==> job 6314: inputs <==
==> flow/design.v (excerpt) <==
module alu(
    output[16 - 1:0] data_out,
	 output 							  valid_out,
	 output 							  cmd_out,
	 input [16 - 1:0] data_in,
	 input 							  valid_in,
	 input 							  cmd_in,
	 output 									 amm_read,
	 output[8 - 1:0] amm_address,
	 input [8 - 1:0] amm_readdata,
	 input 									 amm_waitrequest,
	 input[1:0] 							 amm_response,
	 input clk,
	 input rst_n
    );
	reg[2:0] state;
	reg[5:0] nof_operands; 				 
	reg[3:0] opcode; 						 
	reg[7:0] operand[0:63];				 
	reg error;								 
	reg[11:0] result;						 
	reg[5:0] last_index;					 
	reg[5:0] current_index;				 
	reg[5:0] nof;							 
	reg      first_indirect;			 
	reg[7:0] shiftop1, shiftop2;
	wire[1:0] mod = data_in[9:8];		 
	wire[7:0] operand_dir = data_in[7:0];
	wire[7:0] cur_address = operand[current_index];
	wire      bad_address = (cur_address > 'h0F && cur_address < 'h30) || (cur_address > 'h7F && cur_address < 'hA0);
	wire      payload_beat = valid_in && !cmd_in;
	always @(posedge clk) begin
		if(!rst_n) begin
			state <= 3'd0;
		end
		else begin
		case(state)
			3'd0: begin
						if(cmd_in == 1 && valid_in == 1) begin
							opcode <= data_in[11:8];
							nof_operands <= data_in[5:0];
							nof <= data_in[5:0];
							last_index <= 0;
							current_index <= 0;
							first_indirect <= 0;
							shiftop1 <= 0;
							shiftop2 <= 0;
							error <= 0;
							result <= (data_in[11:8] == 1) ? 12'hFFF : 12'h000;
							state <= 3'd1;
							if(data_in[5:0] == 0) begin
								error <= 1;
								state <= 3'd2;
							end
							if(data_in[5:0] != 1 && (data_in[11:8] == 4 || data_in[11:8] == 5 || data_in[11:8] == 6 || data_in[11:8] == 7)) begin
								error <= 1;
								state <= 3'd2;
							end
							if(data_in[5:0] != 2 && (data_in[11:8] == 8 || data_in[11:8] == 9))
								error <= 1;
						end
			end
			3'd1: begin
						if(payload_beat) begin
							if(mod == 2'b00) begin
								case(opcode)
									0: result <= result + operand_dir;
									1: result <= result & operand_dir;
									2:  result <= result | operand_dir;
									3: result <= result ^ operand_dir;
									4: result <= ~{4'b0, operand_dir};
									5: result <= operand_dir + 12'd1;
									6: result <= operand_dir - 12'd1;
  ...
clock: 3.9 ns
lec_check: 0
cap_margin: 20
core_margin: 2
core_utilization: 70
cts_cluster_diameter: 388
cts_cluster_size: 19
place_density_lb_addon: 0.0
setup_slack_margin: 1.01
slew_margin: 20
run.sh (not shown) runs the stock make flow with config.mk's settings and CLKGATE_MAP_FILE=.
==> job 1166 (differences from job 6314) <==
Settings changed: CORE_UTILIZATION 70 to 40, CTS_CLUSTER_DIAMETER 388 to unset, CTS_CLUSTER_SIZE 19 to unset, PLACE_DENSITY set to 0.6, PLACE_DENSITY_LB_ADDON 0.0 to unset, SETUP_SLACK_MARGIN 1.01 to unset.
==> flow/constraint.sdc (replaced) <==
create_clock -name core_clock -period 10.0 [get_ports {clk}]
set_input_delay 2.0000 -clock core_clock [delete_from_list [all_inputs] [get_ports {clk}]]
set_output_delay 2.0000 -clock core_clock [all_outputs]
set_load 0.01 [all_outputs]
==> qor summary <==
| metric | job 1166 | job 6314 |
|---|---|---|
| P_int | 4140 µW | 9340 µW |
| Instance area at placement | 27900 µm² | 28700 µm² |
| Total number of vias | 15800 | 18400 |
| Area growth syn-to-layout | 12.1% | 18.0% |
| Setup_tns | 0 ps | -2450 ps |
| Top fanout value on the critical path | 53 | 7 |
| Headroom to the max-slew limit | 0.302 | 0.308 |
| Flop2flop setup slack | 4830 ps | -150 ps |
| CORE AREA | 65900 µm² | 37600 µm² |
| CP arrival | 4920 ps | 3600 ps |
| Outcome | no timing/DRC/antenna violations | complete, but fails checks |
| Reasons for failing layout checks | - | negative setup slack |
| Pre-CTS setup slack | 3690 ps | -78.8 ps |
| Height of the chip | 262 µm | 199 µm |
| Sequential share of cell area | 0.581 | 0.551 |
| Non-clock buffer share | 0.0228 | 0.0941 |
| Global-route wire length before repair | 100 mm | 114 mm |
| Final Core Density | 0.454 | 0.837 |
| PostCTS Resize Cnt | 0 | 201 |
| IR Drop Worst-Case VDD | 134 µV | 471 µV |
| Fraction of area in clock buffers and inverters | 0.0652 | 0.0315 |
| Combinational-cell power consumption | 434 µW | 1570 µW |
| Gp weighted congestion | 0.874 | 0.935 |
Power and IR drop assume default switching activity.
